==> design/flow/design.v <==
`timescale 1ns / 1ns
module mux2_1(in_0,in_1,switch,out);
	input[14:0] in_0,in_1;					
	input 					switch;
	output[14:0] out;					
 	reg [14:0] out;					
	always@(in_0 or in_1 or switch) 
		begin
			case(switch)
				1'b0: out = in_1;
				1'b1: out = in_0;
				default: out= 0;
			endcase
		end
endmodule
`timescale 1ns / 1ns
module mux4_1(in_0,in_1,in_2,in_3,mux_sel,out);
 	input[14:0]		in_0, in_1, in_2, in_3;	
	input[1:0]			mux_sel;
	output[14:0] out;			
	reg[14:0] out;			
	always@(in_0 or in_1 or in_2 or in_3 or mux_sel)
		begin
			case(mux_sel)
			 2'b00 : out = in_0;
			 2'b01 : out = in_1;
			 2'b10 : out = in_2;
			 2'b11 : out = in_3;
			 default: out = 0;
			endcase
		end
endmodule 
`timescale 1ns / 1ns
module f_mux8_4(in0_0, in1_0, in2_0, in3_0, in0_1, in1_1, in2_1, in3_1, switch, out_0, out_1, out_2, out_3);
	input[14:0]		in0_0, in1_0, in2_0, in3_0, in0_1, in1_1, in2_1, in3_1;
	input      		switch;
	output[14:0] out_0, out_1, out_2, out_3;		
	mux2_1 M0(.in_0(in0_0), .in_1(in0_1), .switch(switch), .out(out_0));
	mux2_1 M1(.in_0(in1_0), .in_1(in1_1), .switch(switch), .out(out_1));
	mux2_1 M2(.in_0(in2_0), .in_1(in2_1), .switch(switch), .out(out_2));
	mux2_1 M3(.in_0(in3_0), .in_1(in3_1), .switch(switch), .out(out_3));
endmodule
`timescale 1ns / 1ns
module top_mux(in0_0_0, in0_1_0, in0_2_0, in0_3_0, 					
					  in0_0_1, in0_1_1, in0_2_1, in0_3_1,
 					 in1_0_0, in1_1_0, in1_2_0, in1_3_0, 
					 in1_0_1, in1_1_1, in1_2_1, in1_3_1,
 					 in2_0_0, in2_1_0, in2_2_0, in2_3_0, 
					 in2_0_1, in2_1_1, in2_2_1, in2_3_1,
 					 in3_0_0, in3_1_0, in3_2_0, in3_3_0, 
					 in3_0_1, in3_1_1, in3_2_1, in3_3_1,
					 switch,mux_sel,
					 out0_0, out0_1, out0_2, out0_3,
					 out1_0, out1_1, out1_2, out1_3,
					 out2_0, out2_1, out2_2, out2_3,
					 out3_0, out3_1, out3_2, out3_3);
	input[1:0] mux_sel;
	input switch;
	input[14:0] in0_0_0, in0_1_0, in0_2_0, in0_3_0, 						
					  in0_0_1, in0_1_1, in0_2_1, in0_3_1,		
 					 in1_0_0, in1_1_0, in1_2_0, in1_3_0, 		
					 in1_0_1, in1_1_1, in1_2_1, in1_3_1,		
 					 in2_0_0, in2_1_0, in2_2_0, in2_3_0, 		
					 in2_0_1, in2_1_1, in2_2_1, in2_3_1,		
 					 in3_0_0, in3_1_0, in3_2_0, in3_3_0, 		
					 in3_0_1, in3_1_1, in3_2_1, in3_3_1;		
	output[14:0] 	out0_0, out0_1, out0_2, out0_3,					
					 		out1_0, out1_1, out1_2, out1_3,
					 		out2_0, out2_1, out2_2, out2_3,
							out3_0, out3_1, out3_2, out3_3;
	  wire[14:0] m0_0, m0_1, m0_2, m0_3, 						
 						 m1_0, m1_1, m1_2, m1_3, 	
 						 m2_0, m2_1, m2_2, m2_3,	
 						 m3_0, m3_1, m3_2, m3_3; 	
	f_mux8_4 F0(.in0_0(in0_0_0), .in1_0(in0_1_0), .in2_0(in0_2_0), .in3_0(in0_3_0), .in0_1(in0_0_1), .in1_1(in0_1_1), .in2_1(in0_2_1), .in3_1(in0_3_1), .switch(switch), .out_0(m0_0), .out_1(m0_1), .out_2(m0_2), .out_3(m0_3));
	f_mux8_4 F1(.in0_0(in1_0_0), .in1_0(in1_1_0), .in2_0(in1_2_0), .in3_0(in1_3_0), .in0_1(in1_0_1), .in1_1(in1_1_1), .in2_1(in1_2_1), .in3_1(in1_3_1), .switch(switch), .out_0(m1_0), .out_1(m1_1), .out_2(m1_2), .out_3(m1_3));
	f_mux8_4 F2(.in0_0(in2_0_0), .in1_0(in2_1_0), .in2_0(in2_2_0), .in3_0(in2_3_0), .in0_1(in2_0_1), .in1_1(in2_1_1), .in2_1(in2_2_1), .in3_1(in2_3_1), .switch(switch), .out_0(m2_0), .out_1(m2_1), .out_2(m2_2), .out_3(m2_3));
	f_mux8_4 F3(.in0_0(in3_0_0), .in1_0(in3_1_0), .in2_0(in3_2_0), .in3_0(in3_3_0), .in0_1(in3_0_1), .in1_1(in3_1_1), .in2_1(in3_2_1), .in3_1(in3_3_1), .switch(switch), .out_0(m3_0), .out_1(m3_1), .out_2(m3_2), .out_3(m3_3));
	mux4_1 M0_0(.in_0(m0_0), .in_1(m1_0), .in_2(m2_0), .in_3(m3_0), .mux_sel(mux_sel), .out(out0_0));
	mux4_1 M0_1(.in_0(m0_1), .in_1(m1_1), .in_2(m2_1), .in_3(m3_1), .mux_sel(mux_sel), .out(out0_1));
	mux4_1 M0_2(.in_0(m0_2), .in_1(m1_2), .in_2(m2_2), .in_3(m3_2), .mux_sel(mux_sel), .out(out0_2));
	mux4_1 M0_3(.in_0(m0_3), .in_1(m1_3), .in_2(m2_3), .in_3(m3_3), .mux_sel(mux_sel), .out(out0_3));
	mux4_1 M1_0(.in_0(m1_0), .in_1(m2_0), .in_2(m3_0), .in_3(m0_0), .mux_sel(mux_sel), .out(out1_0));
	mux4_1 M1_1(.in_0(m1_1), .in_1(m2_1), .in_2(m3_1), .in_3(m0_1), .mux_sel(mux_sel), .out(out1_1));
	mux4_1 M1_2(.in_0(m1_2), .in_1(m2_2), .in_2(m3_2), .in_3(m0_2), .mux_sel(mux_sel), .out(out1_2));
	mux4_1 M1_3(.in_0(m1_3), .in_1(m2_3), .in_2(m3_3), .in_3(m0_3), .mux_sel(mux_sel), .out(out1_3));
	mux4_1 M2_0(.in_0(m2_0), .in_1(m3_0), .in_2(m0_0), .in_3(m1_0), .mux_sel(mux_sel), .out(out2_0));
	mux4_1 M2_1(.in_0(m2_1), .in_1(m3_1), .in_2(m0_1), .in_3(m1_1), .mux_sel(mux_sel), .out(out2_1));
	mux4_1 M2_2(.in_0(m2_2), .in_1(m3_2), .in_2(m0_2), .in_3(m1_2), .mux_sel(mux_sel), .out(out2_2));
	mux4_1 M2_3(.in_0(m2_3), .in_1(m3_3), .in_2(m0_3), .in_3(m1_3), .mux_sel(mux_sel), .out(out2_3));
	mux4_1 M3_0(.in_0(m3_0), .in_1(m0_0), .in_2(m1_0), .in_3(m2_0), .mux_sel(mux_sel), .out(out3_0));
	mux4_1 M3_1(.in_0(m3_1), .in_1(m0_1), .in_2(m1_1), .in_3(m2_1), .mux_sel(mux_sel), .out(out3_1));
	mux4_1 M3_2(.in_0(m3_2), .in_1(m0_2), .in_2(m1_2), .in_3(m2_2), .mux_sel(mux_sel), .out(out3_2));
	mux4_1 M3_3(.in_0(m3_3), .in_1(m0_3), .in_2(m1_3), .in_3(m2_3), .mux_sel(mux_sel), .out(out3_3));
endmodule
`timescale 1ns / 1ns
module demux1_4( in, mux_sel, out_0, out_1, out_2, out_3);
	input[14:0] in;
	input [1:0] mux_sel;
	output[14:0]  out_0, out_1, out_2, out_3;
	assign out_0 = in;
	assign out_1 = in;
	assign out_2 = in;
	assign out_3 = in;
endmodule
`timescale 1ns / 1ns
module demux1_8( in, switch , mux_sel, out0_0 , out0_1, out1_0 , out1_1, out2_0 , out2_1, out3_0, out3_1);
	input[14:0] in;
	input switch;
	input [1:0] mux_sel;
	output[14:0] out0_0 , out0_1, out1_0 , out1_1, out2_0 , out2_1, out3_0, out3_1;
	wire [14:0] wire_0, wire_1;
	demux1_4 d0( .in(wire_0), .mux_sel(mux_sel), .out_0(out0_0), .out_1(out1_0), .out_2(out2_0), .out_3(out3_0));
	demux1_4 d1( .in(wire_1), .mux_sel(mux_sel), .out_0(out0_1), .out_1(out1_1), .out_2(out2_1), .out_3(out3_1));
	assign wire_0 = in;
	assign wire_1 = in;
endmodule
`timescale 1ns / 1ns
module weight_table0(clk, rst, in_0, in_1 , in_2, in_3, weight_sum);
	input clk,rst;
	input [7:0] in_0,in_1,in_2,in_3;   
	output [14:0] weight_sum;
	reg[14:0] mult_0,mult_1,mult_2,mult_3;
	reg[14:0] temp_0,temp_1,temp_2,temp_3;
	reg[14:0] weight_sum;
	always@(in_1 or in_2 or in_3 or in_0) 
   begin
	  mult_0 = 15'b0;
	  mult_1 = {in_1,7'b0};
	  mult_2 = 15'b0;
	  mult_3 = 15'b0;
   end
	always@(posedge clk) 
	 begin
	  temp_0 <= mult_0;
	  temp_1 <= mult_1;
	  temp_2 <= mult_2;
	  temp_3 <= mult_3;
	 end
  always@(temp_0 or temp_1	or temp_2	or temp_3	)
	 begin
		weight_sum = temp_0 + temp_1	+ temp_2	+temp_3;
	 end	
endmodule
`timescale 1ns / 1ns
module weight_table1(clk, rst, in_0, in_1 , in_2, in_3, weight_sum);
	input clk,rst;
	input [7:0] in_0,in_1,in_2,in_3;   
	output [14:0] weight_sum;
	reg[14:0] mult_0,mult_1,mult_2,mult_3;
	reg[14:0] temp_0,temp_1,temp_2,temp_3;
	reg[14:0] weight_sum;
	always@(in_1 or in_2 or in_3 or in_0) 
   begin
	  mult_0 = {4'b0,in_0,3'b0} + {7'b0,in_0};
	  mult_1 = {1'b0,in_1,6'b0} + {2'b0,in_1,5'b0} + {4'b0,in_1,3'b0} + {5'b0,in_1,2'b0} + {6'b0,in_1,1'b0} + {7'b0,in_1};
	  mult_2 = {3'b0,in_2,4'b0} + {4'b0,in_2,3'b0} + {5'b0,in_2,2'b0} + {7'b0,in_2};
	  mult_3 = {6'b0,in_3,1'b0} + {7'b0,in_3};
   end
	always@(posedge clk) 
	 begin
	  temp_0 <= mult_0;
	  temp_1 <= mult_1;
	  temp_2 <= mult_2;
	  temp_3 <= mult_3;
	 end
  always@(temp_0 or temp_1	or temp_2	or temp_3	)
	 begin
		weight_sum =  temp_1 - temp_0	+ temp_2	- temp_3;
	 end	
endmodule
`timescale 1ns / 1ns
module weight_table2(clk, rst, in_0, in_1 , in_2, in_3, weight_sum);
	input clk,rst;
	input [7:0] in_0,in_1,in_2,in_3;   
	output [14:0] weight_sum;
	reg[14:0] mult_0,mult_1,mult_2,mult_3;
	reg[14:0] temp_0,temp_1,temp_2,temp_3;
	reg[14:0] weight_sum;
	always@(in_1 or in_2 or in_3 or in_0) 
   begin
	  mult_0 = {4'b0,in_0,3'b0};
	  mult_1 = {1'b0,in_1,6'b0} + {4'b0,in_1,3'b0};
	  mult_2 = {1'b0,in_2,6'b0} + {4'b0,in_2,3'b0};
	  mult_3 = {4'b0,in_3,3'b0};
   end
	always@(posedge clk) 
	 begin
	  temp_0 <= mult_0;
	  temp_1 <= mult_1;
	  temp_2 <= mult_2;
	  temp_3 <= mult_3;
	 end
  always@(temp_0 or temp_1	or temp_2	or temp_3	)
	 begin
		weight_sum = temp_1 - temp_0	+ temp_2	- temp_3;
	 end	
endmodule
`timescale 1ns / 1ns
module weight_table3(clk, rst, in_0, in_1 , in_2, in_3, weight_sum);
	input clk,rst;
	input [7:0] in_0,in_1,in_2,in_3;   
	output [14:0] weight_sum;
	reg[14:0] mult_0,mult_1,mult_2,mult_3;
	reg[14:0] temp_0,temp_1,temp_2,temp_3;
	reg[14:0] weight_sum;
	always@(in_1 or in_2 or in_3 or in_0) 
   begin
	  mult_0 = {6'b0,in_0,1'b0} + {7'b0,in_0};
	  mult_1 = {3'b0,in_1,4'b0} + {4'b0,in_1,3'b0} + {5'b0,in_1,2'b0} + {7'b0,in_1};
	  mult_2 = {1'b0,in_2,6'b0} + {2'b0,in_2,5'b0} + {4'b0,in_2,3'b0} + {5'b0,in_2,2'b0} + {6'b0,in_2,1'b0} + {7'b0,in_2};
	  mult_3 = {4'b0,in_3,3'b0} + {7'b0,in_3};
   end
	always@(posedge clk) 
	 begin
	  temp_0 <= mult_0;
	  temp_1 <= mult_1;
	  temp_2 <= mult_2;
	  temp_3 <= mult_3;
	 end
  always@(temp_0 or temp_1	or temp_2	or temp_3	)
	 begin
		weight_sum = temp_1 - temp_0	+ temp_2	- temp_3;
	 end	
endmodule
`timescale 1ns / 1ns
module y_weight_table0(clk, rst, in_0, in_1 , in_2, in_3, weight_sum);
	input clk,rst;
	input [14:0] in_0,in_1,in_2,in_3;   
	output [7:0] weight_sum;
   reg[14:0] weight_sum_temp;
	reg[21:0] mult_0,mult_1,mult_2,mult_3;
	reg[21:0] temp_0,temp_1,temp_2,temp_3;
	always@(in_1 or in_2 or in_3 or in_0) 
   begin
	  mult_0 = 22'b0;
	  mult_1 = {in_1,7'b0};
	  mult_2 = 22'b0;
	  mult_3 = 22'b0;
   end
	always@(posedge clk) 
	 begin
	  temp_0 <= mult_0;
	  temp_1 <= mult_1;
	  temp_2 <= mult_2;
	  temp_3 <= mult_3;
	 end
  always@(temp_0 or temp_1	or temp_2	or temp_3	)
	 begin
		weight_sum_temp = temp_0[21:7] + temp_1[21:7]	+ temp_2[21:7]	+temp_3[21:7];
	 end	
	assign weight_sum = weight_sum_temp[14:7];
endmodule
`timescale 1ns / 1ns
module y_weight_table1(clk, rst, in_0, in_1 , in_2, in_3, weight_sum);
	input clk,rst;
	input [14:0] in_0,in_1,in_2,in_3;   
	output [7:0] weight_sum;
	reg[21:0] mult_0,mult_1,mult_2,mult_3;
	reg[21:0] temp_0,temp_1,temp_2,temp_3;
	reg[14:0] weight_sum_temp;
	always@(in_1 or in_2 or in_3 or in_0) 
   begin
	  mult_0 = {4'b0,in_0,3'b0} + {7'b0,in_0};
	  mult_1 = {1'b0,in_1,6'b0} + {2'b0,in_1,5'b0} + {4'b0,in_1,3'b0} + {5'b0,in_1,2'b0} + {6'b0,in_1,1'b0} + {7'b0,in_1};
	  mult_2 = {3'b0,in_2,4'b0} + {4'b0,in_2,3'b0} + {5'b0,in_2,2'b0} + {7'b0,in_2};
	  mult_3 = {6'b0,in_3,1'b0} + {7'b0,in_3};
   end
	always@(posedge clk) 
	 begin
	  temp_0 <= mult_0;
	  temp_1 <= mult_1;
	  temp_2 <= mult_2;
	  temp_3 <= mult_3;
	 end
  always@(temp_0 or temp_1	or temp_2	or temp_3	)
	 begin
		weight_sum_temp = temp_1[21:7] - temp_0[21:7]	+ temp_2[21:7]	- temp_3[21:7];
	 end	
  assign weight_sum = weight_sum_temp[14:7];
endmodule
`timescale 1ns / 1ns
module y_weight_table2(clk, rst, in_0, in_1 , in_2, in_3, weight_sum);
	input clk,rst;
	input [14:0] in_0,in_1,in_2,in_3;   
	output [7:0] weight_sum;
	reg[21:0] mult_0,mult_1,mult_2,mult_3;
	reg[21:0] temp_0,temp_1,temp_2,temp_3;
	reg[14:0] weight_sum_temp;
	always@(in_1 or in_2 or in_3 or in_0) 
   begin
	  mult_0 = {4'b0,in_0,3'b0};
	  mult_1 = {1'b0,in_1,6'b0} + {4'b0,in_1,3'b0};
	  mult_2 = {1'b0,in_2,6'b0} + {4'b0,in_2,3'b0};
	  mult_3 = {4'b0,in_3,3'b0};
   end
	always@(posedge clk) 
	 begin
	  temp_0 <= mult_0;
	  temp_1 <= mult_1;
	  temp_2 <= mult_2;
	  temp_3 <= mult_3;
	 end
  always@(temp_0 or temp_1	or temp_2	or temp_3	)
	 begin
		weight_sum_temp = temp_1[21:7] - temp_0[21:7]	+ temp_2[21:7]	- temp_3[21:7];
	 end	
  assign weight_sum = weight_sum_temp[14:7];
endmodule
`timescale 1ns / 1ns
module y_weight_table3(clk, rst, in_0, in_1 , in_2, in_3, weight_sum);
	input clk,rst;
	input [14:0] in_0,in_1,in_2,in_3;   
	output [7:0] weight_sum;
	reg[21:0] mult_0,mult_1,mult_2,mult_3;
	reg[21:0] temp_0,temp_1,temp_2,temp_3;
	reg[14:0] weight_sum_temp;
	always@(in_1 or in_2 or in_3 or in_0) 
   begin
	  mult_0 = {6'b0,in_0,1'b0} + {7'b0,in_0};
	  mult_1 = {3'b0,in_1,4'b0} + {5'b0,in_1,2'b0} + {4'b0,in_1,3'b0} + {7'b0,in_1};
	  mult_2 = {1'b0,in_2,6'b0} + {2'b0,in_2,5'b0} + {4'b0,in_2,3'b0} + {5'b0,in_2,2'b0} + {6'b0,in_2,1'b0} + {7'b0,in_2};
	  mult_3 = {4'b0,in_3,3'b0} + {7'b0,in_3};
   end
	always@(posedge clk) 
	 begin
	  temp_0 <= mult_0;
	  temp_1 <= mult_1;
	  temp_2 <= mult_2;
	  temp_3 <= mult_3;
	 end
  always@(temp_0 or temp_1	or temp_2	or temp_3	)
	 begin
		weight_sum_temp = temp_1[21:7] - temp_0[21:7]	+ temp_2[21:7]	- temp_3[21:7];
	 end	
  assign weight_sum = weight_sum_temp[14:7];
endmodule
`timescale 1ns / 1ns
module input_array(clk, rst, act, in, out_0, out_1, out_2, out_3);
 input clk,rst,act;
 input[7:0] in;
 output [7:0] out_0, out_1, out_2, out_3;
 reg [7:0]input_array_0 [0:3];
 reg [7:0]input_array_1 [0:3];
 reg [7:0]input_array_2 [0:3];
 reg [7:0]input_array_3 [0:3];
 reg [1:0] count;
 reg [7:0] out_0, out_1, out_2, out_3;
 reg enable;
 always@(posedge clk or negedge rst) 
 begin
  if(!rst)
   count <= 2'b00;
 else
   begin
    case(act)
     1'b0:
 			count <= count;
     1'b1: begin
   				  if(count==2'b11)
     					 count<= 2'b00;
    				  else
             count <= count+1; 
          end 
	  endcase
   end
 end
 always@(posedge clk)
  begin
   if(act==0) begin
  					 input_array_3[0] <= input_array_3[0];
 					 input_array_3[3] <= input_array_3[3];
  					 input_array_3[2] <= input_array_3[2];
 					 input_array_3[1] <= input_array_3[1];
  					 input_array_2[0] <= input_array_2[0];
 					 input_array_2[3] <= input_array_2[3];
  					 input_array_2[2] <= input_array_2[2];
 					 input_array_2[1] <= input_array_2[1];
  					 input_array_1[0] <= input_array_1[0];
 					 input_array_1[3] <= input_array_1[3];
  					 input_array_1[2] <= input_array_1[2];
 					 input_array_1[1] <= input_array_1[1];
  					 input_array_0[0] <= input_array_0[0];
 					 input_array_0[3] <= input_array_0[3];
  					 input_array_0[2] <= input_array_0[2];
 					 input_array_0[1] <= input_array_0[1];
          end
  else begin
     case(count)		 
  		  3'b00 : begin 
  					 input_array_0[0] <= in;
 					 input_array_3[3] <= input_array_3[2];
  					 input_array_3[2] <= input_array_3[1];
 					 input_array_3[1] <= input_array_3[0];
           end
   		  3'b01 : begin
	           input_array_1[0] <= in;
 					 input_array_0[3] <= input_array_0[2];
  					 input_array_0[2] <= input_array_0[1];
 					 input_array_0[1] <= input_array_0[0];
           end
    		 3'b10 : begin
             input_array_2[0] <= in;
 					 input_array_1[3] <= input_array_1[2];
  					 input_array_1[2] <= input_array_1[1];
 					 input_array_1[1] <= input_array_1[0];
           end
    	  3'b11 : begin
             input_array_3[0] <= in;
 					 input_array_2[3] <= input_array_2[2];
  					 input_array_2[2] <= input_array_2[1];
 					 input_array_2[1] <= input_array_2[0];
           end
     endcase
    end
   end 
 always @ (count or input_array_0[0] or input_array_0[1] or input_array_0[2] or input_array_0[3]or input_array_1[0] or input_array_1[1] or input_array_1[2] or input_array_1[3]or input_array_2[0] or input_array_2[1] or input_array_2[2] or input_array_2[3]or input_array_3[0] or input_array_3[1] or input_array_3[2] or input_array_3[3])
  begin
   case(count)
    2'b01 : begin
					  out_0 = input_array_0[0];
					  out_1 = input_array_0[1];
					  out_2 = input_array_0[2];
					  out_3 = input_array_0[3];
           end
    2'b10 : begin
					  out_0 = input_array_1[0];
					  out_1 = input_array_1[1];
					  out_2 = input_array_1[2];
					  out_3 = input_array_1[3];
           end
    2'b11 : begin
					  out_0 = input_array_2[0];
					  out_1 = input_array_2[1];
					  out_2 = input_array_2[2];
					  out_3 = input_array_2[3];
           end
    2'b00 : begin
					  out_0 = input_array_3[0];
					  out_1 = input_array_3[1];
					  out_2 = input_array_3[2];
					  out_3 = input_array_3[3];
           end
   endcase
end 
endmodule
`timescale 1ns / 1ns
module bicubic(clk, rst, act, in, out_0, out_1, out_2, out_3);
	input clk,rst,act;
	input [7:0] in;
  wire oooooooooooooooo;
	wire [7:0] in_0,in_1,in_2,in_3;   
	output [7:0] out_0, out_1, out_2, out_3;
	wire [1:0] ooooooooooo;
	wire[14:0] x_weight_sum_0;
	wire[14:0] x_weight_sum_1;
	wire[14:0] x_weight_sum_2;
	wire[14:0] x_weight_sum_3;
	wire[7:0] y_weight_sum_0;	
	wire[7:0] y_weight_sum_1;
	wire[7:0] y_weight_sum_2;
	wire[7:0] y_weight_sum_3;
	 input_array A(.clk(clk), .rst(rst), .act(act), .in(in),
					.out_0(in_3), .out_1(in_2), .out_2(in_1), .out_3(in_0));
	reg[14:0] array0_0 [3:0];
	reg[14:0] array0_1 [3:0];
	reg[14:0] array1_0 [3:0];
	reg[14:0] array1_1 [3:0];
	reg[14:0] array2_0 [3:0];
	reg[14:0] array2_1 [3:0];
	reg[14:0] array3_0 [3:0];
	reg[14:0] array3_1 [3:0];
	reg[1:0] mux_sel;
	reg switch;
	wire[14:0] dm0_0_0, dm0_1_0, dm0_2_0, dm0_3_0, 				
					  dm0_0_1, dm0_1_1, dm0_2_1, dm0_3_1,
 					 dm1_0_0, dm1_1_0, dm1_2_0, dm1_3_0, 
					 dm1_0_1, dm1_1_1, dm1_2_1, dm1_3_1,
 					 dm2_0_0, dm2_1_0, dm2_2_0, dm2_3_0, 
					 dm2_0_1, dm2_1_1, dm2_2_1, dm2_3_1,
 					 dm3_0_0, dm3_1_0, dm3_2_0, dm3_3_0, 
					 dm3_0_1, dm3_1_1, dm3_2_1, dm3_3_1;
  wire[14:0]  array0_0_0, array0_1_0, array0_2_0, array0_3_0, 					
					  array0_0_1, array0_1_1, array0_2_1, array0_3_1,
 					 array1_0_0, array1_1_0, array1_2_0, array1_3_0, 
					 array1_0_1, array1_1_1, array1_2_1, array1_3_1,
 					 array2_0_0, array2_1_0, array2_2_0, array2_3_0, 
					 array2_0_1, array2_1_1, array2_2_1, array2_3_1,
 					 array3_0_0, array3_1_0, array3_2_0, array3_3_0, 
					 array3_0_1, array3_1_1, array3_2_1, array3_3_1;
	wire[14:0]  y_in0_0,y_in0_1,y_in0_2,y_in0_3,				
					  y_in1_0,y_in1_1,y_in1_2,y_in1_3,
					  y_in2_0,y_in2_1,y_in2_2,y_in2_3,
					  y_in3_0,y_in3_1,y_in3_2,y_in3_3;
	assign array0_0_0= array0_0[0];		
	assign array0_1_0= array0_0[1];		
	assign array0_2_0= array0_0[2];		
	assign array0_3_0= array0_0[3];		
	assign array1_0_0= array1_0[0];		
	assign array1_1_0= array1_0[1];		
	assign array1_2_0= array1_0[2];		
	assign array1_3_0= array1_0[3];		
	assign array2_0_0= array2_0[0];		
	assign array2_1_0= array2_0[1];		
	assign array2_2_0= array2_0[2];		
	assign array2_3_0= array2_0[3];		
	assign array3_0_0= array3_0[0];		
	assign array3_1_0= array3_0[1];		
	assign array3_2_0= array3_0[2];		
	assign array3_3_0= array3_0[3];		
	assign array0_0_1= array0_1[0];		
	assign array0_1_1= array0_1[1];		
	assign array0_2_1= array0_1[2];		
	assign array0_3_1= array0_1[3];		
	assign array1_0_1= array1_1[0];		
	assign array1_1_1= array1_1[1];		
	assign array1_2_1= array1_1[2];		
	assign array1_3_1= array1_1[3];		
	assign array2_0_1= array2_1[0];		
	assign array2_1_1= array2_1[1];		
	assign array2_2_1= array2_1[2];		
	assign array2_3_1= array2_1[3];		
	assign array3_0_1= array3_1[0];		
	assign array3_1_1= array3_1[1];		
	assign array3_2_1= array3_1[2];		
	assign array3_3_1= array3_1[3];		
	assign out_0 = y_weight_sum_0;
	assign out_1 = y_weight_sum_1;
	assign out_2 = y_weight_sum_2;
	assign out_3 = y_weight_sum_3;
	weight_table0 x0(.clk(clk), .rst(rst), .in_0(in_0), .in_1(in_1), .in_2(in_2), .in_3(in_3), .weight_sum(x_weight_sum_0));
	weight_table1 x1(.clk(clk), .rst(rst), .in_0(in_0), .in_1(in_1), .in_2(in_2), .in_3(in_3), .weight_sum(x_weight_sum_1));
	weight_table2 x2(.clk(clk), .rst(rst), .in_0(in_0), .in_1(in_1), .in_2(in_2), .in_3(in_3), .weight_sum(x_weight_sum_2));
	weight_table3 x3(.clk(clk), .rst(rst), .in_0(in_0), .in_1(in_1), .in_2(in_2), .in_3(in_3), .weight_sum(x_weight_sum_3));
	demux1_8 dm0( .in(x_weight_sum_0), .switch(switch) , .mux_sel(mux_sel), .out0_0(dm0_0_0) , .out0_1(dm0_0_1), .out1_0(dm0_1_0) , .out1_1(dm0_1_1), .out2_0(dm0_2_0) , .out2_1(dm0_2_1), .out3_0(dm0_3_0), .out3_1(dm0_3_1));
	demux1_8 dm1( .in(x_weight_sum_1), .switch(switch) , .mux_sel(mux_sel), .out0_0(dm1_0_0) , .out0_1(dm1_0_1), .out1_0(dm1_1_0) , .out1_1(dm1_1_1), .out2_0(dm1_2_0) , .out2_1(dm1_2_1), .out3_0(dm1_3_0), .out3_1(dm1_3_1));
	demux1_8 dm2( .in(x_weight_sum_2), .switch(switch) , .mux_sel(mux_sel), .out0_0(dm2_0_0) , .out0_1(dm2_0_1), .out1_0(dm2_1_0) , .out1_1(dm2_1_1), .out2_0(dm2_2_0) , .out2_1(dm2_2_1), .out3_0(dm2_3_0), .out3_1(dm2_3_1));
	demux1_8 dm3( .in(x_weight_sum_3), .switch(switch) , .mux_sel(mux_sel), .out0_0(dm3_0_0) , .out0_1(dm3_0_1), .out1_0(dm3_1_0) , .out1_1(dm3_1_1), .out2_0(dm3_2_0) , .out2_1(dm3_2_1), .out3_0(dm3_3_0), .out3_1(dm3_3_1));
	top_mux top(.in0_0_0(array0_0_0), .in0_1_0(array0_1_0), .in0_2_0(array0_2_0), .in0_3_0(array0_3_0), 					
					  .in0_0_1(array0_0_1), .in0_1_1(array0_1_1), .in0_2_1(array0_2_1), .in0_3_1(array0_3_1),
						.in1_0_0(array1_0_0), .in1_1_0(array1_1_0), .in1_2_0(array1_2_0), .in1_3_0(array1_3_0), 							
						.in1_0_1(array1_0_1), .in1_1_1(array1_1_1), .in1_2_1(array1_2_1), .in1_3_1(array1_3_1),							
						.in2_0_0(array2_0_0), .in2_1_0(array2_1_0), .in2_2_0(array2_2_0), .in2_3_0(array2_3_0), 							
						.in2_0_1(array2_0_1), .in2_1_1(array2_1_1), .in2_2_1(array2_2_1), .in2_3_1(array2_3_1),									
 						.in3_0_0(array3_0_0), .in3_1_0(array3_1_0), .in3_2_0(array3_2_0), .in3_3_0(array3_3_0), 							
						.in3_0_1(array3_0_1), .in3_1_1(array3_1_1), .in3_2_1(array3_2_1), .in3_3_1(array3_3_1),	
						.switch(switch), .mux_sel(mux_sel),					
					 .out0_0(y_in0_0), .out0_1(y_in0_1), .out0_2(y_in0_2), .out0_3(y_in0_3),
					 .out1_0(y_in1_0), .out1_1(y_in1_1), .out1_2(y_in1_2), .out1_3(y_in1_3),
					 .out2_0(y_in2_0), .out2_1(y_in2_1), .out2_2(y_in2_2), .out2_3(y_in2_3),
					 .out3_0(y_in3_0), .out3_1(y_in3_1), .out3_2(y_in3_2), .out3_3(y_in3_3));
	y_weight_table0 y0(.clk(clk), .rst(rst), .in_0(y_in0_0), .in_1(y_in0_1), .in_2(y_in0_2), .in_3(y_in0_3), .weight_sum(y_weight_sum_0));
	y_weight_table1 y1(.clk(clk), .rst(rst), .in_0(y_in1_0), .in_1(y_in1_1), .in_2(y_in1_2), .in_3(y_in1_3), .weight_sum(y_weight_sum_1));
	y_weight_table2 y2(.clk(clk), .rst(rst), .in_0(y_in2_0), .in_1(y_in2_1), .in_2(y_in2_2), .in_3(y_in2_3), .weight_sum(y_weight_sum_2));
	y_weight_table3 y3(.clk(clk), .rst(rst), .in_0(y_in3_0), .in_1(y_in3_1), .in_2(y_in3_2), .in_3(y_in3_3), .weight_sum(y_weight_sum_3));
	always@(posedge clk or negedge rst)
	 begin
		if(!rst)
			mux_sel <=2'b10;
		else begin
		 case(act)
       1'b0: mux_sel <= mux_sel;
       1'b1: begin 
		 				if(mux_sel == 2'b11)
				 			mux_sel <= 2'b00;
						else
				 			mux_sel <= mux_sel +1;
					  end
 		  endcase
      end
	  end
	always@(posedge clk or negedge rst) 
	 begin
		if(!rst)
			switch <= 1;
		else
		 if(mux_sel == 2'b11)
			switch <= !switch;
		 else 
			switch <=switch;
	 end
	always@(posedge clk )
	  begin
			case({switch,mux_sel})
					3'b000: begin  
									array0_0[0] <= dm0_0_0;
									array1_0[0] <= dm1_0_0;
									array2_0[0] <= dm2_0_0;
									array3_0[0] <= dm3_0_0;
								 end
					3'b001: begin  
									array0_0[1] <= dm0_1_0;
									array1_0[1] <= dm1_1_0;
									array2_0[1] <= dm2_1_0;
									array3_0[1] <= dm3_1_0;
								 end
					3'b010: begin  
									array0_0[2] <= dm0_2_0;
									array1_0[2] <= dm1_2_0;
									array2_0[2] <= dm2_2_0;
									array3_0[2] <= dm3_2_0;
								 end
					3'b011: begin  
									array0_0[3] <= dm0_3_0;
									array1_0[3] <= dm1_3_0;
									array2_0[3] <= dm2_3_0;
									array3_0[3] <= dm3_3_0;
								 end
					3'b100: begin  
									array0_1[0] <= dm0_0_1;
									array1_1[0] <= dm1_0_1;
									array2_1[0] <= dm2_0_1;
									array3_1[0] <= dm3_0_1;
								 end
					3'b101: begin  
									array0_1[1] <= dm0_1_1;
									array1_1[1] <= dm1_1_1;
									array2_1[1] <= dm2_1_1;
									array3_1[1] <= dm3_1_1;
								 end
					3'b110: begin  
									array0_1[2] <= dm0_2_1;
									array1_1[2] <= dm1_2_1;
									array2_1[2] <= dm2_2_1;
									array3_1[2] <= dm3_2_1;
								 end
					3'b111: begin  
									array0_1[3] <= dm0_3_1;
									array1_1[3] <= dm1_3_1;
									array2_1[3] <= dm2_3_1;
									array3_1[3] <= dm3_3_1;
								 end
	 			endcase
	  end
endmodule
==> design/flow/run.sh <==
#!/bin/bash
# the make line also repeats each setting of config.mk as NAME=value (left out here)
make -C /OpenROAD-flow-scripts/flow DESIGN_CONFIG=/design/flow/config.mk WORK_HOME=/design/flow/orfs CLKGATE_MAP_FILE= finish
==> design/flow/config.mk <==
export PLATFORM = sky130hd
export DESIGN_NAME = bicubic
export DESIGN_NICKNAME = bicubic
export VERILOG_FILES = /design/flow/design.v
export SDC_FILE = /design/flow/constraint.sdc
export NUM_CORES = 4
export LEC_CHECK = 0
export CAP_MARGIN = 20
export CORE_MARGIN = 2
export CORE_UTILIZATION = 72
export PLACE_DENSITY = 0.38
export SLEW_MARGIN = 20
==> design/flow/constraint.sdc <==
create_clock -name core_clock -period 5.28 [get_ports {clk}]
set_input_delay 1.0560 -clock core_clock [delete_from_list [all_inputs] [get_ports {clk}]]
set_output_delay 1.0560 -clock core_clock [all_outputs]
set_load 0.01 [all_outputs]
==> results of run 1 <==
timing repair:
action | in CTS | in global routing
pin swaps | 80 | 200
resized | 187 | 358
buffers inserted | 46 | 91
cloned | 3 | 4
setup endpoints to repair | 64 | 106
hold buffers | 0 | 0
metal layers:
metal / share of wire, % / up-vias
li1: - / 16712
met1: 32 / 19209
met2: 47 / 3212
met3: 12 / 939
met4: 9.2 / 6
met5: 0.020 / -
final cells by class:
cell class | count | area, um2 | share of cell area [%]
Tap cell | 931 | 1160 | 1.88
Clock inverter | 45 | 624 | 1.01
Sequential cell | 828 | 21900 | 35.4
Clock buffer | 113 | 2340 | 3.79
Multi-Input combinational cell | 2854 | 27700 | 44.7
Antenna cell | 2 | 5.00 | 0.00808
Inverter | 620 | 2350 | 3.80
Timing Repair Buffer | 692 | 5850 | 9.44
per-stage QoR:
step	instances	hold WS, ps
2_1_floorplan	4426	420
3_5_place_dp	5787	433
5_1_grt	6083	453
6_report	6085	447
3_3_place_gp	5787	429
4_1_cts	5994	449
==> flow_summary.yaml, run 1 <==
# synthesis and place-and-route metrics
global_routing:
  global_route.usage.met1_pct: 49.6
  busiest_layer: "met2"
  gr-usage-all-layers_pct: 41.5
  antenna_violations_before_repair: 7
  number_of_global_route_vias_before_repair: 39169
  global_route.overflow_total: 0
  largest_net_degree_at_the_start_of_global_routing: 89
  grt_use_met2_pct: 69.2
  met3_usage_pct: 7.61
  global_route_wire_length_before_repair_um: 224000
synthesis:
  synth_largest_type_area_fraction_pct: 31.5
  adder_cell_share_of_the_synthesized_area_pct: 22.9
  ys_sh_xor_pct: 4.83
  area_leaders: "edfxtp_1 31%, fa_1 12%, dfxtp_1 12%"
  synth-main-ff-cell: "edfxtp_1"
  syn_area_per_cell_um2: 11.4
  distinct_cell_type_count_of_the_synthesized_netlist: 82
  ys_cells: 4426
  edf_count: 528
  ys_seq_share_pct: 43.5
  synth.largest_area_cell: "edfxtp_1"
  ffs_w_async_s_r_synth_pct: 0.604
  synthMuxAreaShare_pct: 5.09
  synth-warning-count: 24
  synth_cells: 4426
  synth-seq-cells: 828
  synthTopCellsByCount: "618 x inv_1, 528 x edfxtp_1, 439 x ha_1, 348 x nor2_1, 302 x fa_1"
  yosys-dominant-comb-family: "adder cells"
  most_common_cell: "inv_1"
  cell_area_after_synthesis_mm2: 0.0504
  mappedNetlistNets: 5178
  synth_simple_gate_area_share_pct: 7.16
  synthesized_chip_area_reported_by_yosys_mm2: 0.0504
  synth.cellmix.compoundShare_pct: 10.9
placed_design:
  place_hpwl_um: 103000
  pre_cts_slack_ps: -470
  port-buffer-count: 42
  place.gp.congestion: 0.938
  placedInstanceArea_mm2: 0.0557
setup_path:
  crit_type: "reg -> reg"
  timing_endpoint_of_the_critical_path: "y3.temp_1[18]"
  arrival_ps: 6190
  cp_num_cells: 24
  r2r.worst_path.cells: 24
  timing.critical_path.buf_inv: 3
  cp_data_required_time_ps: 5840
  critical_path.startpoint_type: "register"
  cpMaxStageDelayCell: "dfstp_4"
  crit_path_end_kind: "register"
  setup.reg_to_reg.worst_slack_ps: -350
  worst_path_dominant_cell_family: "AND-OR/OR-AND gates"
  critical_path.max_fanout: 6
  cp_cell_sequence: "buf_12, buf_12, clkbuf_16, mux2_4, a22o_4, ha_4, maj3_2, a22oi_2, o21ai_4, o21ai_4, a211oi_4, a211oi_4, o21bai_1, a21oi_2, xnor2_2, fa_1, ha_4, and4_4, a22o_1, a21o_1, o211a_1, o21a_1, nor2_2, xnor2_1"
  worst_r2r_endpoint: "y3.temp_1[18]"
  crit_path_start: "switch"
  worst_path_largest_cell_delay_ps: 690
  crit-reg2reg-launch: "switch"
worst_hold_path:
  hp-class: "reg -> reg"
  holdCritStartpoint: "A.input_array_3[0][3]"
  hold_crit_depth: 0
  hold_end: "A.input_array_3[1][3]"
layout:
  design_area_mm2: 0.0619
  final_net_count: 5833
  filler_cell_count: 2810
  flow.area_growth_from_synthesis_pct: 22.9
  layout.core_utilization_pct: 89.8
routing:
  drc: 0
  drt_iter0_drc: 5735
  route.final.wire_length_um: 168000
  via_per_inst: 6.59
  drt.antenna.violating_nets: 0
  wire_per_inst_um: 27.7
  total_via_count_in_the_routed_design: 40078
  drt_pre_antenna_iters: 10
die:
  die_h_um: 268
  die_w_um: 268
  floorplan.die_area_mm2: 0.0721
  core_area_mm2: 0.0689
  rows: 96
  initial_utilization_pct: 73.1
  design.portCount: 43
final_timing:
  worstMarginPinSlew_ps: 1250
  relSlewSlack_pct: 15.8
  final_min_period_over_clock_period_pct: 107
  grt_setup_unrepaired: "true"
  clock-skew-final_ps: 101
  maxSlewViolCount: 0
  hold_viol_final: 0
  timing.fmax_mhz: 178
  finalSetupViolCount: 80
  final_period_minus_worst_setup_slack_ps: 5630
  setup_tns_ps: -11520
  postLayoutSetupSlackWorst_ps: -351
clock_tree:
  clock_sinks: 828
  cts.clk_slew.worst_paths_ps: 110
  tritoncts_buffer_count: 85
  cts_root_buffer: "clkbuf_16"
  ctsHtreeMaxLevel: 3
  cts_tree: "yes"
  clk-insertion-delay-late_ps: 750
  cts_buffer_depth: 3
flow_run:
  cap_violations: 0
  tool_warnings: 64
status:
  check-failures: "negative setup slack"
  run_status: "complete, but fails checks"
==> inputs of run 2 (changes only) <==
Settings changed: ABC_AREA from default to 1, CAP_MARGIN 20 to 5, CTS_CLUSTER_DIAMETER from default to 200, CTS_CLUSTER_SIZE from default to 14, PLACE_DENSITY 0.38 to default.
Clock period 5.28 ns to 4.39 ns, I/O delays scaled along.
==> flow_summary.yaml, run 2 <==
# physical design summary
status:
  run_status: "stopped before the end"
  lastStage: "5_1_grt"
  stop_error: "[ERROR GRT-0232] Routing congestion too high. Check the congestion heatmap in the GUI."
placed_design:
  port-buffer-count: 42
  place.gp.congestion: 1.07
  place_hpwl_um: 128000
synthesis:
  synthesized_chip_area_reported_by_yosys_mm2: 0.0525
  yosys-dominant-comb-family: "adder cells"
  syn_area_per_cell_um2: 9.86
  adder_cell_share_of_the_synthesized_area_pct: 22.0
  ys_sh_xor_pct: 4.81
  synth_cells: 5324
  synth-seq-cells: 828
  synth.cellmix.compoundShare_pct: 11.1
  ys_cells: 5324
  mappedNetlistNets: 6076
  synth-main-ff-cell: "edfxtp_1"
  area_leaders: "edfxtp_1 30%, fa_1 12%, dfxtp_1 11%"
  edf_count: 528
  ffs_w_async_s_r_synth_pct: 0.604
  synthTopCellsByCount: "959 x nand2_1, 847 x inv_1, 528 x edfxtp_1, 439 x ha_1, 341 x a21oi_1"
  synthMuxAreaShare_pct: 1.39
  most_common_cell: "nand2_1"
  distinct_cell_type_count_of_the_synthesized_netlist: 71
  synth-warning-count: 24
  synth_simple_gate_area_share_pct: 11.5
  synth.largest_area_cell: "edfxtp_1"
  ys_seq_share_pct: 41.7
  synth_largest_type_area_fraction_pct: 30.2
  cell_area_after_synthesis_mm2: 0.0525
die:
  rows: 99
  core_area_mm2: 0.0726
  die_w_um: 274
  floorplan.die_area_mm2: 0.0751
  die_h_um: 274
  design.portCount: 43
  initial_utilization_pct: 72.3
global_routing:
  gr-usage-all-layers_pct: 73.7
  global_route.overflow_total: 95
clock_tree:
  cts_buffer_depth: 3
  tritoncts_buffer_count: 69
  ctsHtreeMaxLevel: 3
  clock_sinks: 828
  cts_root_buffer: "clkbuf_16"
  hold_buffers: 0
==> run 2: timing repair <==
action / CTS
endpoints found under the setup margin: 135
gates cloned: 8
pin swaps: 164
resized: 533
buffers inserted: 149
==> run 2: per-stage QoR <==
stage,instance area [um2],worst slack (ps),util [%],instances
4_1_cts,66000,-391,90.9,7231
3_5_place_dp,60400,-807,83.1,6962
3_3_place_gp,60400,-633,83.1,6962
2_1_floorplan,53500,-476,-,5324
==> run 2: layer usage <==
metal  track usage (%)  overflow
met4              73.0        46
met1              71.8         5
met3              58.2         2
met2              91.8        42
met5              34.9         0
==> inputs of run 3 (changes only) <==
Settings changed: CTS_CLUSTER_DIAMETER 200 to 201.
Clock period 4.39 ns to 4.75 ns, I/O delays scaled along.
==> flow_summary.yaml, run 3 <==
# synthesis and place-and-route metrics
final_timing:
  hold_viol_final: 0
  final_period_minus_worst_setup_slack_ps: 5240
  postLayoutSetupSlackWorst_ps: -493
  hold-worst-slack_ps: 458
  maxSlewViolCount: 0
  final_min_period_over_clock_period_pct: 110
  timing.fmax_mhz: 191
  finalSetupViolCount: 52
  setup_tns_ps: -9490
  grt_setup_unrepaired: "true"
  relSlewSlack_pct: 19.3
  clock-skew-final_ps: 53.3
  worstMarginPinSlew_ps: 1210
setup_path:
  critical_path.startpoint_type: "register"
  cpMaxStageDelayCell: "dfstp_4"
  crit-reg2reg-launch: "switch"
  cp_cell_sequence: "buf_12, buf_8, nand2_1, nand2_2, nand2_1, o21ai_1, inv_1, a31oi_4, inv_2, fa_1, inv_1, fa_1, inv_1, fa_1, inv_2, ha_4, buf_4, nand2_1, nor2_4, a21oi_4, o21bai_1, nand2_1, nand2_1, xor2_1"
  worst_path_largest_cell_delay_ps: 720
  worst_r2r_endpoint: "y1.temp_1[20]"
  crit_path_end_kind: "register"
  crit_type: "reg -> reg"
  cp_data_required_time_ps: 5350
  critical_path.max_fanout: 7
  cp_num_cells: 24
  setup.reg_to_reg.worst_slack_ps: -490
  worst_path_dominant_cell_family: "adder cells"
  timing_endpoint_of_the_critical_path: "y1.temp_1[20]"
  crit_path_start: "switch"
  timing.critical_path.buf_inv: 8
  arrival_ps: 5840
  r2r.worst_path.cells: 24
  critPathMostFrequentCell: "nand2_1"
routing:
  route.final.wire_length_um: 188000
  via_per_inst: 6.51
  drc: 0
  drt_iter0_drc: 6174
  total_via_count_in_the_routed_design: 45895
  drt.antenna.violating_nets: 0
  drt_pre_antenna_iters: 12
  wire_per_inst_um: 26.7
synthesis:
  syn_area_per_cell_um2: 9.86
  ys_cells: 5324
  synth-main-ff-cell: "edfxtp_1"
  distinct_cell_type_count_of_the_synthesized_netlist: 71
  synth-seq-cells: 828
  mappedNetlistNets: 6076
  edf_count: 528
  synth_cells: 5324
  synthesized_chip_area_reported_by_yosys_mm2: 0.0525
  synth.cellmix.compoundShare_pct: 11.1
  yosys-dominant-comb-family: "adder cells"
  ys_sh_xor_pct: 4.81
  synth_simple_gate_area_share_pct: 11.5
  synth.largest_area_cell: "edfxtp_1"
  synth_largest_type_area_fraction_pct: 30.2
  synth-warning-count: 24
  synthTopCellsByCount: "959 x nand2_1, 847 x inv_1, 528 x edfxtp_1, 439 x ha_1, 341 x a21oi_1"
  cell_area_after_synthesis_mm2: 0.0525
  ffs_w_async_s_r_synth_pct: 0.604
  adder_cell_share_of_the_synthesized_area_pct: 22.0
  synthMuxAreaShare_pct: 1.39
  ys_seq_share_pct: 41.7
  most_common_cell: "nand2_1"
  area_leaders: "edfxtp_1 30%, fa_1 12%, dfxtp_1 11%"
die:
  die_h_um: 274
  rows: 99
  core_area_mm2: 0.0726
  initial_utilization_pct: 72.3
  floorplan.die_area_mm2: 0.0751
  die_w_um: 274
  design.portCount: 43
status:
  check-failures: "negative setup slack"
  run_status: "complete, but fails checks"
clock_tree:
  cts_root_buffer: "clkbuf_16"
  cts_tree: "yes"
  ctsHtreeMaxLevel: 3
  tritoncts_buffer_count: 69
  hold_buffers: 0
  cts_buffer_depth: 3
  clk-insertion-delay-late_ps: 700
  clock_sinks: 828
  cts.clk_slew.worst_paths_ps: 70
global_routing:
  global_route_wire_length_before_repair_um: 249000
  largest_net_degree_at_the_start_of_global_routing: 51
  gr-usage-all-layers_pct: 44.3
  global_route.overflow_total: 0
  number_of_global_route_vias_before_repair: 43274
  antenna_violations_before_repair: 5
placed_design:
  pre_cts_slack_ps: -246
  place.gp.congestion: 1.08
  place_hpwl_um: 122000
  port-buffer-count: 42
worst_hold_path:
  holdCritStartpoint: "A.input_array_1[2][4]"
  hp-class: "reg -> reg"
  hold_end: "A.input_array_1[3][4]"
  hold_crit_depth: 0
layout:
  filler_cell_count: 3194
  final_net_count: 6794
  flow.area_growth_from_synthesis_pct: 22.2
flow_run:
  cap_violations: 0
  tool_warnings: 63
-- run 3: area by class of cell --
| class | instances | area, um2 | area share (%) |
|---|---|---|---|
| inverters | 868 | 3300 | 5.15 |
| clock inverters | 8 | 213 | 0.332 |
| repair inverters | 1 | 8.76 | 0.0137 |
| repair buffers | 773 | 6580 | 10.3 |
| multi-input cells | 3501 | 29000 | 45.3 |
| flip-flops and latches | 828 | 21900 | 34.1 |
| well taps | 959 | 1200 | 1.87 |
| clock buffers | 113 | 1890 | 2.95 |
| diodes | 2 | 5.00 | 0.00780 |
-- run 3: metal layers --
metal | vias up | GRT usage [%] | wire length (um)
met1 | 21465 | 51.4 | 59800
met4 | 6 | 32.5 | 20300
met5 | - | 0 | 62
li1 | 19224 | - | -
met2 | 3936 | 71.6 | 84600
met3 | 1264 | 11.2 | 23600
-- run 3: per-stage QoR --
stage	utilization, %	instances	area, um2
finish	88.4	7053	64100
global route	88.4	7052	64100
CTS	85.1	6959	61700
detailed placement	81.0	6806	58800
global placement	81.0	6806	58800
floorplan	-	5324	53100
-- run 3: timing repair --
item,CTS,global route
endpoints found under the setup margin,59,80
gates cloned,4,2
pin swaps,46,127
resized,155,378
setup buffers,28,94
==> inputs of run 4 (changes only) <==
Settings changed: ABC_AREA 1 to default, CAP_MARGIN 5 to 20, CORE_UTILIZATION 72 to 71, CTS_CLUSTER_DIAMETER 201 to default.
Clock period 4.75 ns to 6.06 ns, I/O delays scaled along.
==> flow_summary.yaml, run 4 <==
# synthesis and place-and-route metrics
synthesis:
  synth_largest_type_area_fraction_pct: 31.5
  synthTopCellsByCount: "618 x inv_1, 528 x edfxtp_1, 439 x ha_1, 348 x nor2_1, 302 x fa_1"
  ys_sh_xor_pct: 4.83
  synth_cells: 4426
  synthMuxAreaShare_pct: 5.09
  ys_cells: 4426
  synth.largest_area_cell: "edfxtp_1"
  synth_simple_gate_area_share_pct: 7.16
  syn_area_per_cell_um2: 11.4
  edf_count: 528
  most_common_cell: "inv_1"
  distinct_cell_type_count_of_the_synthesized_netlist: 82
  mappedNetlistNets: 5178
  ys_seq_share_pct: 43.5
  yosys-dominant-comb-family: "adder cells"
  synth-main-ff-cell: "edfxtp_1"
  synth-warning-count: 24
  synth.cellmix.compoundShare_pct: 10.9
  cell_area_after_synthesis_mm2: 0.0504
  synthesized_chip_area_reported_by_yosys_mm2: 0.0504
  adder_cell_share_of_the_synthesized_area_pct: 22.9
  ffs_w_async_s_r_synth_pct: 0.604
  area_leaders: "edfxtp_1 31%, fa_1 12%, dfxtp_1 12%"
  synth-seq-cells: 828
setup_path:
  timing_endpoint_of_the_critical_path: "out_1[6]"
  critical_path.startpoint_type: "register"
  critPathMostFrequentCell: "inv_1"
  timing.critical_path.buf_inv: 4
  worst_path_largest_cell_delay_ps: 540
  r2r.worst_path.cells: 21
  crit_type: "reg -> out"
  crit_path_start: "y1.temp_0[7]"
  cp_data_required_time_ps: 4850
  cp_num_cells: 17
  critical_path.max_fanout: 4
  cp_cell_sequence: "inv_1, fa_1, inv_1, fa_1, inv_1, ha_1, and3b_1, o21a_1, o21a_1, o21ai_0, a21oi_1, nor3_1, nor3_2, a41o_1, o22a_1, xor2_1, clkdlybuf4s50_1"
  crit_path_end_kind: "output pin"
  cpMaxStageDelayCell: "clkdlybuf4s50_1"
  crit-reg2reg-launch: "switch"
  setup.reg_to_reg.worst_slack_ps: 200
  worst_path_dominant_cell_family: "AND-OR/OR-AND gates"
  worst_r2r_endpoint: "y3.temp_2[21]"
  arrival_ps: 4720
clock_tree:
  cts.clk_slew.worst_paths_ps: 60
  tritoncts_buffer_count: 84
  clk-insertion-delay-late_ps: 660
  ctsHtreeMaxLevel: 3
  cts_root_buffer: "clkbuf_16"
  cts_buffer_depth: 3
  cts_tree: "yes"
  clock_sinks: 828
flow_run:
  tool_warnings: 61
  cap_violations: 0
routing:
  wl_met2_um: 60500
  route.final.wire_length_um: 126000
  drt.antenna.violating_nets: 0
  wirelength_met1_um: 47500
  via_per_inst: 6.04
  route.met3.wl_um: 10600
  drt_iter0_drc: 2990
  wire_per_inst_um: 22.4
  highest-signal-layer: "met4"
  total_via_count_in_the_routed_design: 33815
  detail_route.antenna_diodes: 0
  drc: 0
  drt_pre_antenna_iters: 10
placed_design:
  place_hpwl_um: 94900
  port-buffer-count: 42
  place.gp.congestion: 0.938
  placedInstanceArea_mm2: 0.0528
global_routing:
  largest_net_degree_at_the_start_of_global_routing: 69
  global_route_wire_length_before_repair_um: 193000
  number_of_global_route_vias_before_repair: 34184
  antenna_violations_before_repair: 5
  gr-usage-all-layers_pct: 34.8
  global_route.overflow_total: 0
final_timing:
  relSlewSlack_pct: 16.1
  timing.fmax_mhz: 169
  maxSlewViolCount: 0
  finalSetupViolCount: 0
  clock-skew-final_ps: 26.7
  final_min_period_over_clock_period_pct: 97.9
  final_period_minus_worst_setup_slack_ps: 5930
  hold_viol_final: 0
  worstMarginPinSlew_ps: 1260
layout:
  filler_cell_count: 4387
  logic_area_mm2: 0.0259
  final_net_count: 5340
  design_area_mm2: 0.0559
  regArea_mm2: 0.0219
  flow.area_growth_from_synthesis_pct: 11.0
worst_hold_path:
  holdCritStartpoint: "A.input_array_0[1][6]"
  hold_crit_depth: 0
  hold_end: "A.input_array_0[2][6]"
  hp-class: "reg -> reg"
die:
  rows: 97
  initial_utilization_pct: 71.8
  die_h_um: 270
  core_area_mm2: 0.0701
  design.portCount: 43
  die_w_um: 270
  floorplan.die_area_mm2: 0.0731
status:
  run_status: "complete, no violations"
-- run 4: repair_timing --
| item | in CTS | in global routing |
|---|---|---|
| hold buffers | 0 | 0 |
| buffers inserted | 1 | 11 |
| gates resized | 6 | 40 |
| cloned | 0 | 0 |
| pin swaps | 1 | 5 |
| endpoints found under the setup margin | 5 | 28 |
-- run 4: per-stage QoR --
stage	hold WS, ps	std cells	util (%)	worst slack (ps)	TNS (ps)
6_report	441	5600	79.7	127	0
4_1_cts	445	5589	79.4	8.96	0
2_1_floorplan	420	4426	-	-163	-281
5_1_grt	448	5600	79.7	-23.4	-46.9
3_3_place_gp	426	5430	75.2	122	0
3_5_place_dp	433	5430	75.2	83.0	0
-- run 4: cell type report --
cell class,instances,area share [%]
Timing Repair Buffer,200,3.10
Sequential cell,828,39.2
Clock buffer,115,4.06
Inverter,620,4.16
Tap cell,940,2.10
Multi-Input combinational cell,2854,46.3
Clock inverter,43,1.11
-- run 4: per-layer routing --
layer | vias to the layer above | track usage [%]
met5 | - | 0
met1 | 16350 | 44.2
li1 | 15736 | -
met2 | 1434 | 58.3
met3 | 295 | 5.36
met4 | 0 | 17.8
==> inputs of run 5 (changes only) <==
Settings changed: ABC_AREA from default to 1, CORE_UTILIZATION 71 to 72, CTS_CLUSTER_SIZE 14 to 10, PLACE_DENSITY_LB_ADDON from default to 0.03, SETUP_SLACK_MARGIN from default to 0.98, TNS_END_PERCENT from default to 5.
Clock period 6.06 ns to 5.28 ns, I/O delays scaled along.
==> flow_summary.yaml, run 5 <==
# synthesis and place-and-route metrics
die:
  initial_utilization_pct: 72.3
  design.portCount: 43
  die_h_um: 274
  rows: 99
  floorplan.die_area_mm2: 0.0751
  die_w_um: 274
  core_area_mm2: 0.0726
flow_run:
  cap_violations: 0
  tool_warnings: 62
routing:
  drt_pre_antenna_iters: 8
  drt_iter0_drc: 5419
  total_via_count_in_the_routed_design: 42784
  wire_per_inst_um: 25.0
  route.final.wire_length_um: 169000
  drc: 0
  via_per_inst: 6.33
  drt.antenna.violating_nets: 0
final_timing:
  clock-skew-final_ps: 63.6
  grt_setup_unrepaired: "true"
  final_min_period_over_clock_period_pct: 94.4
  hold-worst-slack_ps: 451
  timing.fmax_mhz: 201
  postLayoutSetupSlackWorst_ps: 297
  final_period_minus_worst_setup_slack_ps: 4980
  setup_tns_ps: 0
  maxSlewViolCount: 0
  worstMarginPinSlew_ps: 1260
  relSlewSlack_pct: 15.6
  finalSetupViolCount: 0
  hold_viol_final: 0
global_routing:
  largest_net_degree_at_the_start_of_global_routing: 51
  global_route.overflow_total: 0
  number_of_global_route_vias_before_repair: 41619
  antenna_violations_before_repair: 4
  global_route_wire_length_before_repair_um: 242000
  gr-usage-all-layers_pct: 43.2
synthesis:
  synthMuxAreaShare_pct: 1.39
  yosys-dominant-comb-family: "adder cells"
  synthTopCellsByCount: "959 x nand2_1, 847 x inv_1, 528 x edfxtp_1, 439 x ha_1, 341 x a21oi_1"
  ys_sh_xor_pct: 4.81
  synth_cells: 5324
  synth_simple_gate_area_share_pct: 11.5
  ffs_w_async_s_r_synth_pct: 0.604
  synthesized_chip_area_reported_by_yosys_mm2: 0.0525
  area_leaders: "edfxtp_1 30%, fa_1 12%, dfxtp_1 11%"
  synth-warning-count: 24
  mappedNetlistNets: 6076
  synth-main-ff-cell: "edfxtp_1"
  synth-seq-cells: 828
  edf_count: 528
  syn_area_per_cell_um2: 9.86
  cell_area_after_synthesis_mm2: 0.0525
  distinct_cell_type_count_of_the_synthesized_netlist: 71
  synth.largest_area_cell: "edfxtp_1"
  most_common_cell: "nand2_1"
  synth.cellmix.compoundShare_pct: 11.1
  adder_cell_share_of_the_synthesized_area_pct: 22.0
  synth_largest_type_area_fraction_pct: 30.2
  ys_cells: 5324
  ys_seq_share_pct: 41.7
worst_hold_path:
  hold_crit_depth: 0
  holdCritStartpoint: "A.input_array_3[2][2]"
  hp-class: "reg -> reg"
  hold_end: "A.input_array_3[3][2]"
clock_tree:
  ctsHtreeMaxLevel: 3
  cts.clk_slew.worst_paths_ps: 60
  cts_tree: "yes"
  cts_root_buffer: "clkbuf_16"
  clock_sinks: 828
  tritoncts_buffer_count: 96
  cts_buffer_depth: 3
  clk-insertion-delay-late_ps: 690
setup_path:
  critical_path.startpoint_type: "register"
  setup.reg_to_reg.worst_slack_ps: 300
  cp_cell_sequence: "buf_8, buf_12, buf_8, buf_4, nand2_1, o21ai_2, o22ai_1, buf_4, fa_1, fa_1, inv_1, fa_1, inv_2, ha_4, a21oi_4, o21ai_2, nand2_1, o211ai_1, a31oi_1, buf_4, inv_1, a21oi_2, xnor2_1"
  cpMaxStageDelayCell: "dfstp_4"
  timing_endpoint_of_the_critical_path: "y1.temp_1[17]"
  timing.critical_path.buf_inv: 9
  crit_path_start: "switch"
  cp_data_required_time_ps: 5860
  worst_r2r_endpoint: "y1.temp_1[17]"
  crit_type: "reg -> reg"
  arrival_ps: 5560
  crit-reg2reg-launch: "switch"
  cp_num_cells: 23
  worst_path_dominant_cell_family: "adder cells"
  r2r.worst_path.cells: 23
  crit_path_end_kind: "register"
  critical_path.max_fanout: 7
  worst_path_largest_cell_delay_ps: 710
placed_design:
  pre_cts_slack_ps: -9.42
  place.gp.congestion: 1.02
  port-buffer-count: 42
  place_hpwl_um: 112000
status:
  run_status: "complete, no violations"
layout:
  layout.core_utilization_pct: 86.3
  flow.area_growth_from_synthesis_pct: 19.3
  final_net_count: 6479
-- run 5: cell type report --
class	instances	area, um2
Tap cell	959	1200
Timing Repair Buffer	430	4070
Inverter	868	3350
Clock buffer	161	2780
Multi-Input combinational cell	3501	29100
Sequential cell	828	21900
Clock inverter	9	190
Timing Repair inverter	2	22.5
Fill cell	3581	9960
Antenna cell	2	5.00
-- run 5: stage by stage --
stage	cells	cell area (um2)
2_1_floorplan	5324	53100
4_1_cts	6667	60300
5_1_grt	6758	62600
3_5_place_dp	6379	55400
3_3_place_gp	6379	55400
6_report	6760	62600
-- run 5: routing by layer --
metal / up-vias / global-route usage, % / wire length [um]
met5: - / 0 / 38
met4: 4 / 31.0 / 15600
met1: 20315 / 52.2 / 57000
met3: 827 / 9.82 / 19300
met2: 3028 / 68.6 / 77400
li1: 18610 / - / -
-- run 5: timing repair --
item / 4_1_cts / 5_1_grt
pin swaps: 69 / 141
cloned: 6 / 4
setup endpoints to repair: 137 / 156
setup buffers: 112 / 87
gates resized: 199 / 379
hold buffers: 0 / 0
==> inputs of run 6 (changes only) <==
Settings changed: CELL_PAD_IN_SITES_DETAIL_PLACEMENT from default to 2, CELL_PAD_IN_SITES_GLOBAL_PLACEMENT from default to 1, CORE_ASPECT_RATIO from default to 0.96, CORE_MARGIN 2 to 4, CORE_UTILIZATION 72 to 43, CTS_CLUSTER_DIAMETER from default to 175, CTS_CLUSTER_SIZE 10 to 19, GPL_ROUTABILITY_DRIVEN from default to 0, GPL_TIMING_DRIVEN from default to 1, HOLD_SLACK_MARGIN from default to 0.07, MAX_ROUTING_LAYER from default to met4, MIN_ROUTING_LAYER from default to met2, PLACE_DENSITY from default to 0.45, PLACE_DENSITY_LB_ADDON 0.03 to default, SETUP_SLACK_MARGIN 0.98 to 0.95, TNS_END_PERCENT 5 to default.
Clock period 5.28 ns to 8.31 ns, I/O delays scaled along.
==> flow_summary.yaml, run 6 <==
# synthesis and place-and-route metrics
global_routing:
  global_route_wire_length_before_repair_um: 280000
  number_of_global_route_vias_before_repair: 62739
  largest_net_degree_at_the_start_of_global_routing: 102
  gr-usage-all-layers_pct: 46.3
  antenna_violations_before_repair: 6
  global_route.overflow_total: 0
final_timing:
  relSlewSlack_pct: 10.6
  maxSlewViolCount: 0
  grt_setup_unrepaired: "false"
  worstMarginPinSlew_ps: 1340
  setup_tns_ps: 0
  final_period_minus_worst_setup_slack_ps: 6780
  final_min_period_over_clock_period_pct: 81.6
  finalSetupViolCount: 0
  hold_viol_final: 0
  timing.fmax_mhz: 147
  clock-skew-final_ps: 33.6
layout:
  finalNonFillerCells: 7018
  logic_area_mm2: 0.0269
  flow.area_growth_from_synthesis_pct: 7.69
  regArea_mm2: 0.0219
  filler_cell_count: 12825
  final_net_count: 6110
clock_tree:
  cts.clk_slew.worst_paths_ps: 110
  clk-insertion-delay-late_ps: 720
  cts_root_buffer: "clkbuf_16"
  ctsHtreeMaxLevel: 2
  cts_buffer_depth: 3
  clock_sinks: 828
  tritoncts_buffer_count: 49
  cts_tree: "yes"
setup_path:
  cp_data_required_time_ps: 8920
  crit_type: "reg -> reg"
  setup.reg_to_reg.worst_slack_ps: 1530
  worst_r2r_endpoint: "y1.temp_1[19]"
  arrival_ps: 7390
  crit_path_end_kind: "register"
  timing.critical_path.buf_inv: 6
  worst_path_largest_cell_delay_ps: 700
  critical_path.startpoint_type: "register"
  critical_path.max_fanout: 34
  crit_path_start: "mux_sel[0]"
  cpMaxStageDelayCell: "nor3_1"
  cp_cell_sequence: "inv_1, ha_4, buf_4, nor2_4, inv_2, nor2_1, nor3_1, inv_1, fa_1, fa_1, inv_1, fa_1, inv_1, ha_1, a21oi_1, o21ai_0, nand2_1, o211ai_1, a31oi_1, o21ai_0, nand2_1, nand2_1, xor2_1"
  timing_endpoint_of_the_critical_path: "y1.temp_1[19]"
  cp_num_cells: 23
  r2r.worst_path.cells: 23
  critPathMostFrequentCell: "inv_1"
  crit-reg2reg-launch: "mux_sel[0]"
  worst_path_dominant_cell_family: "adder cells"
die:
  core_area_mm2: 0.121
  die_w_um: 365
  rows: 125
  die_h_um: 350
  initial_utilization_pct: 43.4
  floorplan.die_area_mm2: 0.128
  design.portCount: 43
synthesis:
  synth.cellmix.compoundShare_pct: 11.1
  distinct_cell_type_count_of_the_synthesized_netlist: 71
  ys_seq_share_pct: 41.7
  adder_cell_share_of_the_synthesized_area_pct: 22.0
  ys_sh_xor_pct: 4.81
  yosys-dominant-comb-family: "adder cells"
  ys_cells: 5324
  synth.largest_area_cell: "edfxtp_1"
  edf_count: 528
  syn_area_per_cell_um2: 9.86
  synthesized_chip_area_reported_by_yosys_mm2: 0.0525
  ffs_w_async_s_r_synth_pct: 0.604
  synthTopCellsByCount: "959 x nand2_1, 847 x inv_1, 528 x edfxtp_1, 439 x ha_1, 341 x a21oi_1"
  synth-warning-count: 24
  area_leaders: "edfxtp_1 30%, fa_1 12%, dfxtp_1 11%"
  cell_area_after_synthesis_mm2: 0.0525
  synth-main-ff-cell: "edfxtp_1"
  synth-seq-cells: 828
  synth_largest_type_area_fraction_pct: 30.2
  most_common_cell: "nand2_1"
  synthMuxAreaShare_pct: 1.39
  synth_simple_gate_area_share_pct: 11.5
  synth_cells: 5324
  mappedNetlistNets: 6076
routing:
  drc: 0
  drt.antenna.violating_nets: 0
  drt_iter0_drc: 9668
  drt_pre_antenna_iters: 12
  wire_per_inst_um: 27.2
  via_per_inst: 7.61
  route.final.wire_length_um: 191000
  total_via_count_in_the_routed_design: 53433
flow_run:
  cap_violations: 0
  tool_warnings: 69
placed_design:
  dpl.cell_count: 6892
  place_hpwl_um: 145000
  port-buffer-count: 42
worst_hold_path:
  holdCritStartpoint: "A.input_array_3[1][2]"
  hold_end: "A.input_array_3[2][2]"
  hold_crit_depth: 0
  hp-class: "reg -> reg"
status:
  run_status: "complete, no violations"
==> run 6: final cells by class <==
| class | count | share of cell area [%] |
|---|---|---|
| repair buffers | 110 | 1.71 |
| clock buffers | 84 | 2.42 |
| clock inverters | 4 | 0.157 |
| multi-input cells | 3501 | 47.5 |
| inverters | 868 | 5.78 |
| diodes | 36 | 0.159 |
| flip-flops and latches | 828 | 38.7 |
| well taps | 1587 | 3.51 |
==> run 6: through the flow <==
stage	setup WS [ps]	hold WS, ps	util, %	area, um2
floorplan	2480	426	-	52500
global placement	1540	428	45.2	54800
detailed placement	1390	435	45.3	54800
CTS	1350	436	46.5	56200
global route	1110	441	46.7	56500
finish	1530	431	46.7	56500
==> run 6: what timing repair did <==
action | 4_1_cts | 5_1_grt
setup endpoints to repair | 0 | 5
gates resized | 0 | 2
setup buffers | 0 | 1
hold buffers | 0 | 0
==> run 6: routing by layer <==
metal | up-vias | GRT usage [%] | share of wire, %
li1 | 17717 | - | -
met1 | 18394 | - | 0
met2 | 15959 | 55.1 | 51
met3 | 1363 | 56.2 | 39
met4 | 0 | 12.0 | 10
met5 | - | - | 0
